Setup of JK:
==> flow/design.v (excerpt) <==
module comparator_latch #
(
  parameter n_to_response_time = -1038,
  parameter p_to_response_time = -1020,
  parameter const_response_time = 1285,
  parameter n_to_tau = -1248,
  parameter p_to_tau = 1037,
  parameter const_tau = 1042,
  parameter n_to_response_time_lh = -1752,
  parameter p_to_response_time_lh = -1006,
  parameter const_response_time_lh = 1185,
  parameter n_to_tau_lh = 1131,
  parameter p_to_tau_lh = -1115,
  parameter const_tau_lh = 1529
)
(
  input clk,
  input reset,
  input sys_clk,
  input [15-1:0] n,
  input [15-1:0] p,
  output [35-1:0] out
);
  reg [17-1:0] state_cycle_counter;
  reg [1-1:0] prev_sys_clk;
  reg [35-1:0] o;
  wire [32-1:0] wait_time;
  wire [51-1:0] tau;
  wire [36-1:0] dvdt;
  wire [32-1:0] wait_time_lh;
  wire [59-1:0] tau_lh;
  wire [37-1:0] dodt;
  reg [32-1:0] fsm;
  localparam fsm_init = 0;
  wire [35-1:0] padr_0;
  wire [23-1:0] padr_bits_1;
  assign padr_bits_1 = 0;
  wire [29-1:0] truncR_2;
  wire [29-1:0] padl_3;
  wire [28-1:0] padl_bits_4;
  wire [1-1:0] toSInt_5;
  assign toSInt_5 = 0;
  wire [28-1:0] toSInt_imm_6;
  wire [27-1:0] const_7;
  assign const_7 = 27'd55364812;
  assign toSInt_imm_6 = { toSInt_5, const_7 };
  assign padl_bits_4 = toSInt_imm_6;
  assign padl_3 = { { 1{ padl_bits_4[27] } }, padl_bits_4 };
  assign truncR_2 = padl_3;
  wire [12-1:0] truncR_shift_8;
  assign truncR_shift_8 = truncR_2 >>> 17;
  wire [12-1:0] truncR_imm_9;
  assign truncR_imm_9 = (truncR_2[28])? truncR_shift_8[11:0] : truncR_2[28:17];
  assign padr_0 = { truncR_imm_9, padr_bits_1 };
  wire [32-1:0] padl_10;
  wire [18-1:0] padl_bits_11;
  wire [32-1:0] truncR_12;
  ...
clock: 38.1 ns
lec_check: 0
abc_area: 1
cap_margin: 40
cell_pad_in_sites_detail_placement: 1
core_margin: 10
core_utilization: 31
cts_cluster_diameter: 23
gpl_routability_driven: 0
gpl_timing_driven: 0
hold_slack_margin: 0.09
min_routing_layer: met2
place_density_lb_addon: 0.21
slew_margin: 20
run.sh (not shown) runs the stock make flow with config.mk's settings and CLKGATE_MAP_FILE=.
--- input diff JK..MS ---
==> flow/config.mk <==
export PLATFORM = sky130hd
export DESIGN_NAME = comparator_latch
export DESIGN_NICKNAME = comparator_latch
export VERILOG_FILES = /design/flow/design.v
export SDC_FILE = /design/flow/constraint.sdc
export NUM_CORES = 4
export LEC_CHECK = 0
export CAP_MARGIN = 25
export CORE_MARGIN = 7
export CORE_UTILIZATION = 40
export GPL_ROUTABILITY_DRIVEN = 0
export SLEW_MARGIN = 20
==> flow/constraint.sdc <==
create_clock -name core_clock -period 26.0 [get_ports {clk}]
set_input_delay 5.2000 -clock core_clock [delete_from_list [all_inputs] [get_ports {clk}]]
set_output_delay 5.2000 -clock core_clock [all_outputs]
set_load 0.01 [all_outputs]
==> comparison <==
MS ends up with higher initial standard-cell utilization of the core than JK does. Compared with JK, final design area excluding fillers in MS decreased by a little under 10%. Any difference in fraction of standard cell area that is sequential between JK and MS is small enough to ignore. MS vs. JK: I/O pin count was more or less identical; synthesized cell count went down by about 16%; area of the mapped netlist went down by 5.5%; global-route usage went down by 7.7 points.

* * *

Starting RTL as in the previous note.
Design comparator_latch, start of the top module:
module comparator_latch #
(
  parameter n_to_response_time = -1038,
  parameter p_to_response_time = -1020,
  parameter const_response_time = 1285,
  parameter n_to_tau = -1248,
  parameter p_to_tau = 1037,
  parameter const_tau = 1042,
  parameter n_to_response_time_lh = -1752,
  parameter p_to_response_time_lh = -1006,
  parameter const_response_time_lh = 1185,
  parameter n_to_tau_lh = 1131,
  parameter p_to_tau_lh = -1115,
  parameter const_tau_lh = 1529
)
(
  input clk,
  input reset,
  input sys_clk,
  input [15-1:0] n,
  input [15-1:0] p,
  output [35-1:0] out
);
export LEC_CHECK = 0
export ABC_AREA = 1
export CAP_MARGIN = 20
export CORE_MARGIN = 2
export CORE_UTILIZATION = 72
export CTS_CLUSTER_DIAMETER = 330
export CTS_CLUSTER_SIZE = 100
export PLACE_DENSITY = 0.38
export SETUP_SLACK_MARGIN = 1.81
export SLEW_MARGIN = 20
export TNS_END_PERCENT = 15
create_clock -name core_clock -period 18.6 [get_ports {clk}]
The baseline produced a layout that fails on negative setup slack.
Change:
Settings changed: CTS_CLUSTER_DIAMETER 330 to unset, SETUP_SLACK_MARGIN 1.81 to unset.
The changed run completed and failed the layout checks on negative setup slack.
Routed wire length rises by 9.6%.
Worst setup slack is worse by 0.73 ns.
Clock-buffer cell count is unchanged.
Critical path depth falls by 2.
Final cell count rises by 1.3%.
Synthesized area does not change.
Cell area rises by 0.97%.
Die size does not change.
Change:
Settings changed: ABC_AREA 1 to unset, CORE_UTILIZATION 72 to 71, CTS_CLUSTER_DIAMETER set to 272, CTS_CLUSTER_SIZE 100 to 96, TNS_END_PERCENT 15 to unset.
Clock period 18.6 ns to 16.9 ns, I/O delays scaled along.
Outcome:
- The changed run finished but fails on negative setup slack
- critical path depth came out lower by 2
- via count fell by 24%
- flip-flop count stays the same
Change:
Settings changed: CTS_CLUSTER_DIAMETER 272 to 103, CTS_CLUSTER_SIZE 96 to unset, PLACE_DENSITY 0.38 to unset.
Clock period 16.9 ns to 19.6 ns, I/O delays scaled along.
The changed run finished with negative setup slack left.
Via count went down by 2.8%.
Wire length came out lower by 7.1%.
Global-route usage goes down by 3.4 points.
Synthesized cell count does not change.
First-iteration DRC count shrinks by 20%.
Clock-buffer cell count increases by 1.
Die size stays the same.
Final area is lower by 1.2%.
Change:
Settings changed: CTS_CLUSTER_DIAMETER 103 to 344, MAX_ROUTING_LAYER set to met4.
Clock period 19.6 ns to 17.7 ns, I/O delays scaled along.
The changed run reached the layout checks and failed them: negative setup slack. Global-route usage grows by 5.3 points. Critical path depth is higher by 2. Clock-buffer cell count is lower by 1. Setup slack degrades by 1.4 ns. Design area increases slightly.
Change:
Settings changed: ABC_AREA set to 1, CTS_CLUSTER_SIZE set to 17.
Clock period 17.7 ns to 17.1 ns, I/O delays scaled along.
What happened:
- The new run died in 5_1_grt, error GRT-0232
- area after synthesis went up by 5.8%
- synthesized cell count climbs by about 20%
- die size grows by 5.7%

* * *

Starting RTL as in the previous note.
Settings: LEC_CHECK=0, ABC_AREA=1, CAP_MARGIN=20, CORE_MARGIN=2, CORE_UTILIZATION=71, CTS_CLUSTER_DIAMETER=344, CTS_CLUSTER_SIZE=45, MAX_ROUTING_LAYER=met4, SLEW_MARGIN=20; clock period 17.3 ns.
The baseline ran to the end with violations: setup timing.
==> next run, changes <==
- ABC_AREA: 1 -> default
- CORE_UTILIZATION: 71 -> 17
- CTS_CLUSTER_DIAMETER: 344 -> default
- CTS_CLUSTER_SIZE: 45 -> default
- MAX_ROUTING_LAYER: met4 -> default
- clock period: 17.3 -> 24.8 ns (I/O delays scaled with it)
- The new run completed with no timing, DRC or antenna violations
- hold slack gains 0.040 ns
- core utilization is lower by 72 points
- non-clock buffer count came out lower by 1266
- cell area falls by about 17%
- worst setup slack improved by 3.5 ns
==> next run, changes <==
- CORE_UTILIZATION: 17 -> 72
- CTS_CLUSTER_SIZE: default -> 37
- PLACE_DENSITY: default -> 0.64
- clock period: 24.8 -> 14.6 ns (I/O delays scaled with it)
This time the run finished but failed the layout checks on setup timing.
Wire length climbs by 21%.
Final area grows by 9.0%.
==> next run, changes <==
- CORE_UTILIZATION: 72 -> 70
- CTS_CLUSTER_SIZE: 37 -> default
- MAX_ROUTING_LAYER: default -> met4
- PLACE_DENSITY: 0.64 -> default
- clock period: 14.6 -> 19.5 ns (I/O delays scaled with it)
The new run completed, yet does not pass: setup timing.
Final area is about the same.
Synthesized area is unchanged.
Worst hold slack gets better by 0.0078 ns.
First-iteration DRC count decreases by a quarter to a third.
Flip-flop count does not change.
Clock-buffer cell count is unchanged.
==> next run, changes <==
- CORE_UTILIZATION: 70 -> 40
- MAX_ROUTING_LAYER: met4 -> default
- clock period: 19.5 -> 26.0 ns (I/O delays scaled with it)
Effect: The new run finished with timing, DRC and antenna clean. Area after synthesis does not change. Global-route usage went down by 20 points. Utilization shrinks by 44 points. Hold slack got worse by 0.017 ns. Via count decreases by roughly a tenth. Sequential share of layout area increases by 0.11 points.

* * *

P:
comparator_latch again, from the RTL that the note above started with.
Design comparator_latch, start of the top module:
module comparator_latch #
(
  parameter n_to_response_time = -1038,
  parameter p_to_response_time = -1020,
  parameter const_response_time = 1285,
  parameter n_to_tau = -1248,
  parameter p_to_tau = 1037,
  parameter const_tau = 1042,
  parameter n_to_response_time_lh = -1752,
  parameter p_to_response_time_lh = -1006,
  parameter const_response_time_lh = 1185,
  parameter n_to_tau_lh = 1131,
  parameter p_to_tau_lh = -1115,
  parameter const_tau_lh = 1529
)
(
  input clk,
  input reset,
  input sys_clk,
  input [15-1:0] n,
  input [15-1:0] p,
  output [35-1:0] out
);
export LEC_CHECK = 0
export ABC_AREA = 1
export CAP_MARGIN = 20
export CORE_MARGIN = 2
export CORE_UTILIZATION = 40
export CTS_CLUSTER_DIAMETER = 100
export CTS_CLUSTER_SIZE = 99
export HOLD_SLACK_MARGIN = -0.1
export PLACE_DENSITY = 0.72
export SETUP_SLACK_MARGIN = -2.0
export SLEW_MARGIN = 20
export TNS_END_PERCENT = 90
create_clock -name core_clock -period 26.0 [get_ports {clk}]
What Q does differently from P at the input level:
Settings: swapping 20 for 0 in CAP_MARGIN; swapping 90 for 25 in TNS_END_PERCENT; swapping 1 for 0 in ABC_AREA; swapping 2 for 8 in CORE_MARGIN.
==> results <==
The global-route usage number comes out lower for Q vs P.
Higher global-route met3 utilization among Q and P: P
Q: total core area is 4.9% lower than what P reported.
In terms of sequential share of cell area, Q and P differ only marginally.
Non-clock buffer total of the final layout, Q vs P: up by more than 10%
Going from P to Q, met1 demand-to-capacity share in global routing decreased 6.1 points.
In Q, the synthesized cell count came out about 16% below the value in P.
Modified inputs, R compared to Q
Settings: PLACE_DENSITY_LB_ADDON newly set to 0.07; PLACE_DENSITY removed (was 0.72); CAP_MARGIN changed from 0 to 20; CTS_CLUSTER_DIAMETER changed from 100 to 88; ABC_AREA changed from 0 to 1; CORE_MARGIN changed from 8 to 2.
Results
Detailed route wirelength on metal2: R vs Q up about 20%. R reports its cell at the slowest stage of the critical path as sky130_fd_sc_hd__xor2_1 while Q reports sky130_fd_sc_hd__clkdlybuf4s50_1. Signal arrival time at the worst endpoint (R over Q): increase, 0.54 ns. Summary — mean instance size in the synthesized netlist, R relative to Q: lower, by 11%. Per the comparison of R with Q, share of cell area taken by muxes after synthesis essentially unchanged, iteration count of the initial detailed-routing pass increased 2. Compared to Q, R has global-route usage 5.0 points higher. Cmp Q and R / pre-CTS worst setup slack / higher: Q. Of R and Q, it is R that has the higher post-synth design cell area. Final clock period utilization by the worst path ends up lower on Q.
[inputs] S vs R
Settings: a change of CORE_MARGIN from 2 to 7; an added CORE_ASPECT_RATIO of 0.55; an added MAX_ROUTING_LAYER of met4; a change of CAP_MARGIN from 20 to 5; a deleted SETUP_SLACK_MARGIN that had been -2.0; a change of CTS_CLUSTER_DIAMETER from 88 to 68; an added CELL_PAD_IN_SITES_DETAIL_PLACEMENT of 2; an added GPL_TIMING_DRIVEN of 0; an added GPL_ROUTABILITY_DRIVEN of 0; a deleted CTS_CLUSTER_SIZE that had been 99; a change of ABC_AREA from 1 to 0; a deleted TNS_END_PERCENT that had been 25; a deleted PLACE_DENSITY_LB_ADDON that had been 0.07; a deleted HOLD_SLACK_MARGIN that had been -0.1.
Of R and S, just one finished clean: R.
Tool error ODB-0269 stopped S during global routing; no final results.
R → S: placement-stage worst setup slack shrank by 3.61 ns, total setup buffers inserted after CTS grew by 13.
R → S: chip area line of the yosys report now sits lower, post-CTS resize count has increased.
Relative to S, the following input files were edited for T:
Settings: swapping 0 for 1 in GPL_ROUTABILITY_DRIVEN; putting CTS_CLUSTER_SIZE at 86 where nothing was set; swapping 2 for 1 in CELL_PAD_IN_SITES_DETAIL_PLACEMENT.
--- outcome ---
- T: all stages complete, timing, DRC and antenna checks passed
- Comparing T against S, there is no change at all in chip area line of the yosys report.
- The area of placed instances was comparable across T and S.
- Worst setup slack before clock tree synthesis (higher): T
- Comparing S against T, there is no change at all in level count of the clock H-tree.
